==> job 4624: inputs <==
==> flow/design.v <==
module rgb2hsv(
        input clock,
        input reset_n,
        input in_valid,
        input [7:0] in_red,
        input [7:0] in_green,
        input [7:0] in_blue,
        input in_visual,
        input in_done,
        output out_valid,
        output [7:0] out_red,
        output [7:0] out_green,
        output [7:0] out_blue,
        output [7:0] out_hue,
        output [7:0] out_saturation,
        output [7:0] out_brightness,
        output out_visual,
        output out_done
    );
    reg valid1;
    reg [7:0] red1;
    reg [7:0] green1;
    reg [7:0] blue1;
    reg visual1;
    reg done1;
    reg [7:0] max_value1;
    reg [1:0] max_index1;
    reg [7:0] min_value1;
    reg [1:0] min_index1;
    always @(posedge clock)
    begin
        if (reset_n) begin
            valid1 <= in_valid;
            red1[7:0] <= in_red[7:0];
            green1[7:0] <= in_green[7:0];
            blue1[7:0] <= in_blue[7:0];
            visual1 <= in_visual;
            done1 <= in_done;
            if (in_red >= in_green) begin
                if (in_red >= in_blue) begin
                    max_value1[7:0] <= in_red[7:0];
                    max_index1[1:0] <= 1;
                end
                else begin
                    max_value1[7:0] <= in_blue[7:0];
                    max_index1[1:0] <= 3;
                end
            end
            else begin
                if (in_blue >= in_green) begin
                    max_value1[7:0] <= in_blue[7:0];
                    max_index1[1:0] <= 3;
                end
                else begin
                    max_value1[7:0] <= in_green[7:0];
                    max_index1[1:0] <= 2;
                end
            end
            if (in_red < in_green) begin
                if (in_red < in_blue) begin
                    min_value1[7:0] <= in_red[7:0];
                    min_index1[1:0] <= 1;
                end
                else begin
                    min_value1[7:0] <= in_blue[7:0];
                    min_index1[1:0] <= 3;
                end
            end
            else begin
                if (in_blue < in_green) begin
                    min_value1[7:0] <= in_blue[7:0];
                    min_index1[1:0] <= 3;
                end
                else begin
                    min_value1[7:0] <= in_green[7:0];
                    min_index1[1:0] <= 2;
                end
            end
        end 
        else begin
            valid1 <= 1'b0;
            red1[7:0] <= 8'b0;
            green1[7:0] <= 8'b0;
            blue1[7:0] <= 8'b0;
            visual1 <= 1'b0;
            done1 <= 1'b0;
            max_value1[7:0] <= 8'd0;
            max_index1[1:0] <= 2'd0; 
            min_value1[7:0] <= 8'd0; 
            min_index1[1:0] <= 2'd0;
        end
    end
    reg valid2;
    reg [7:0] red2;
    reg [7:0] green2;
    reg [7:0] blue2;
    reg visual2;
    reg done2;
    reg [7:0] dif2;
    reg [7:0] max_value2;
    reg [1:0] max_index2;
    reg [7:0] min_value2;
    reg [1:0] min_index2;
    always @(posedge clock)
    begin
        if (reset_n) begin
            valid2 <= valid1;
            red2[7:0] <= red1[7:0];
            green2[7:0] <= green1[7:0];
            blue2[7:0] <= blue1[7:0];
            visual2 <= visual1;
            done2 <= done1;
            dif2[7:0] <= max_value1[7:0] - min_value1[7:0];
            max_value2[7:0] <= max_value1[7:0];
            max_index2[1:0] <= max_index1[1:0];
            min_value2[7:0] <= min_value1[7:0];
            min_index2[1:0] <= min_index1[1:0];
        end 
        else begin
            valid2 <= 1'b0;
            red2[7:0] <= 8'b0;
            green2[7:0] <= 8'b0;
            blue2[7:0] <= 8'b0;
            visual2 <= 1'b0;
            done2 <= 1'b0;
            dif2[7:0] <= 8'd0;
            max_value2[7:0] <= 8'd0;
            max_index2[1:0] <= 2'd0;
            min_value2[7:0] <= 8'd0; 
            min_index2[1:0] <= 2'd0;
        end
    end
    reg valid3;
    reg [7:0] red3;
    reg [7:0] green3;
    reg [7:0] blue3;
    reg visual3;
    reg done3;
    reg [11:0] hue3;
    reg [7:0] dif3;
    reg [7:0] max_value3;
    reg [1:0] max_index3;
    reg [7:0] min_value3;
    reg [1:0] min_index3;
    always @(posedge clock)
    begin
        if (reset_n) begin
            valid3 <= valid2;
            red3[7:0] <= red2[7:0];
            green3[7:0] <= green2[7:0];
            blue3[7:0] <= blue2[7:0];
            visual3 <= visual2;
            done3 <= done2;
            dif3[7:0] <= dif2[7:0];
            max_value3[7:0] <= max_value2[7:0];
            max_index3[1:0] <= max_index2[1:0];
            min_value3[7:0] <= min_value2[7:0];
            min_index3[1:0] <= min_index2[1:0];
            if (dif2 > 0) begin
                if (max_index2 == 1) begin
                    if (green2 < blue2) begin
                        hue3[11:0] <= ((blue2 - green2) << 4);
                    end
                    else begin
                        hue3[11:0] <= ((green2 - blue2) << 4);
                    end
                end
                if (max_index2 == 2) begin
                    if (blue2 < red2) begin
                        hue3[11:0] <= ((red2 - blue2) << 4);
                    end
                    else begin
                        hue3[11:0] <= ((blue2 - red2) << 4);
                    end
                end
                if (max_index2 == 3) begin
                    if (red2 < green2) begin
                        hue3[11:0] <= ((green2 - red2) << 4);
                    end
                    else begin
                        hue3[11:0] <= ((red2 - green2) << 4);
                    end
                end
            end
            else begin
                hue3[11:0] <= 12'd0;             
            end
        end
        else begin
            valid3 <= 1'b0;
            red3[7:0] <= 8'b0;
            green3[7:0] <= 8'b0;
            blue3[7:0] <= 8'b0;
            visual3 <= 1'b0;
            done3 <= 1'b0;
            hue3[11:0] <= 12'd0;
            dif3[7:0] <= 8'd0;
            max_value3[7:0] <= 8'd0;
            max_index3[1:0] <= 2'd0;
            min_value3[7:0] <= 8'd0;
            min_index3[1:0] <= 2'd0;
        end
    end
    reg valid4;
    reg [7:0] red4;
    reg [7:0] green4;
    reg [7:0] blue4;
    reg visual4;
    reg done4;
    reg [11:0] hue4;
    reg [7:0] dif4;
    reg [7:0] max_value4;
    reg [1:0] max_index4;
    always @(posedge clock)
    begin
        if (reset_n) begin
            valid4 <= valid3;
            red4[7:0] <= red3[7:0];
            green4[7:0] <= green3[7:0];
            blue4[7:0] <= blue3[7:0];
            visual4 <= visual3;
            done4 <= done3;          
            dif4[7:0] <= dif3[7:0];
            max_value4[7:0] <= max_value3[7:0];
            max_index4 <= max_index3;
            hue4[11:0] <= (hue3 / dif3);
        end
        else begin
            valid4 <= 1'b0;
            red4[7:0] <= 8'b0;
            green4[7:0] <= 8'b0;
            blue4[7:0] <= 8'b0;
            visual4 <= 1'b0;
            done4 <= 1'b0;
            hue4[11:0] <= 12'd0;
            dif4[7:0] <= 8'd0;
            max_value4 <= 8'd0;
            max_index4[1:0] <= 2'd0;
        end
    end
    reg valid5;
    reg [7:0] red5;
    reg [7:0] green5;
    reg [7:0] blue5;
    reg visual5;
    reg done5;
    reg [11:0] hue5;
    reg [7:0] dif5;
    reg [7:0] max_value5;
    always @(posedge clock)
    begin
        if (reset_n) begin
            valid5 <= valid4;
            red5[7:0] <= red4[7:0];
            green5[7:0] <= green4[7:0];
            blue5[7:0] <= blue4[7:0];
            visual5 <= visual4;
            done5 <= done4;
            dif5[7:0] <= dif4[7:0];
            max_value5[7:0] <= max_value4[7:0];
            if (dif4 > 0) begin
                if (max_index4 == 1) begin
                    if (green4 < blue4) begin
                        hue5[11:0] <= 96 - hue4;
                    end
                    else begin
                        hue5[11:0] <= 0 + hue4;
                    end
                end
                if (max_index4 == 2) begin
                    if (blue4 < red4) begin
                        hue5[11:0] <= 32 - hue4;
                    end
                    else begin
                        hue5[11:0] <= 32 + hue4;
                    end
                end
                if (max_index4 == 3) begin
                    if (red4 < green4) begin
                        hue5[11:0] <= 64 - hue4;
                    end
                    else begin
                        hue5[11:0] <= 64 + hue4;
                    end
                end
            end
            else begin
                hue5[11:0] <= 12'd0;             
            end
        end
        else begin
            valid5 <= 1'b0;
            red5[7:0] <= 8'b0;
            green5[7:0] <= 8'b0;
            blue5[7:0] <= 8'b0;
            visual5 <= 1'b0;
            done5 <= 1'b0;
            dif5[7:0] <= 8'd0;
            max_value5[7:0] <= 8'd0;
            hue5[11:0] <= 12'd0;
        end
    end
    reg valid;
    reg [7:0] red;
    reg [7:0] green;
    reg [7:0] blue;
    reg visual;
    reg done;
    reg [18:0] hue;
    reg [7:0] saturation;
    reg [7:0] max_value;
    always @(posedge clock)
    begin
        if (reset_n) begin
            valid <= valid5;
            red[7:0] <= red5[7:0];
            green[7:0] <= green5[7:0];
            blue[7:0] <= blue5[7:0];
            visual <= visual5;
            done <= done5;
            max_value[7:0] <= max_value5[7:0];
            hue[18:0] <= (85 * hue5);
            if (max_value5 == 0) begin
                saturation[7:0] <= 8'd0;
            end
            else begin
                saturation[7:0] <= 255 * dif5 / max_value5;
            end
        end
        else begin 
            valid <= 1'b0;
            red[7:0] <= 8'b0;
            green[7:0] <= 8'b0;
            blue[7:0] <= 8'b0;
            visual <= 1'b0;
            done <= 1'b0;
            max_value[7:0] <= 8'd0;
            hue[18:0] <= 19'd0;
            saturation [7:0] <= 8'd0;
        end
    end
    assign out_valid = valid;
    assign out_red[7:0] = red[7:0];
    assign out_green[7:0] = green[7:0];  
    assign out_blue[7:0] = blue[7:0];
    assign out_hue[7:0] = hue[12:5];
    assign out_saturation[7:0] = saturation[7:0];
    assign out_brightness[7:0] = max_value[7:0];
    assign out_visual = visual;
    assign out_done = done;
endmodule
==> flow/run.sh <==
#!/bin/bash
# the make line also repeats each setting of config.mk as NAME=value (left out here)
make -C /OpenROAD-flow-scripts/flow DESIGN_CONFIG=/design/flow/config.mk WORK_HOME=/design/flow/orfs CLKGATE_MAP_FILE= finish
==> flow/config.mk <==
export PLATFORM = sky130hd
export DESIGN_NAME = rgb2hsv
export DESIGN_NICKNAME = rgb2hsv
export VERILOG_FILES = /design/flow/design.v
export SDC_FILE = /design/flow/constraint.sdc
export NUM_CORES = 4
export LEC_CHECK = 0
export ABC_AREA = 1
export CAP_MARGIN = 20
export CORE_MARGIN = 2
export CORE_UTILIZATION = 69
export CTS_CLUSTER_DIAMETER = 260
export CTS_CLUSTER_SIZE = 98
export PLACE_DENSITY = 0.38
export SLEW_MARGIN = 20
==> flow/constraint.sdc <==
create_clock -name core_clock -period 49.5 [get_ports {clock}]
set_input_delay 9.9000 -clock core_clock [delete_from_list [all_inputs] [get_ports {clock}]]
set_output_delay 9.9000 -clock core_clock [all_outputs]
set_load 0.01 [all_outputs]
==> job 6003: changes against job 4624 <==
Settings changed: ABC_AREA 1 to not set, CORE_ASPECT_RATIO set to 0.5, CORE_MARGIN 2 to 9, CORE_UTILIZATION 69 to 40, CTS_CLUSTER_DIAMETER 260 to not set, CTS_CLUSTER_SIZE 98 to not set, PLACE_DENSITY 0.38 to not set, PLACE_DENSITY_LB_ADDON set to 0.08.
==> flow/constraint.sdc (replaced) <==
create_clock -name core_clock -period 80.0 [get_ports {clock}]
set_input_delay 16.0000 -clock core_clock [delete_from_list [all_inputs] [get_ports {clock}]]
set_output_delay 16.0000 -clock core_clock [all_outputs]
set_load 0.01 [all_outputs]
==> metrics.csv <==
metric,value,unit
place_area,38600,µm²
die_h,231,µm
top_cell_area_share,16.9,%
dp_hpwl,90300,µm
yosys.area_share.adder,18.2,%
status,"complete, no violations",
postSynthCellCount,4675,
die_area,102000,µm²
yosysChipArea,36200,µm²
die-width,444,µm
the above is filed under job 6003

==> metrics.csv <==
metric,value,unit
lastStage,clock tree synthesis (4_1_cts),
yosys.area_share.adder,15.4,%
top_cell_area_share,14.2,%
stop_error,[ERROR DPL-0033] detailed placement checks failed during check placement.,
dp_hpwl,120000,µm
place_area,55800,µm²
status,aborted with a tool error,
the above is filed under job 4624

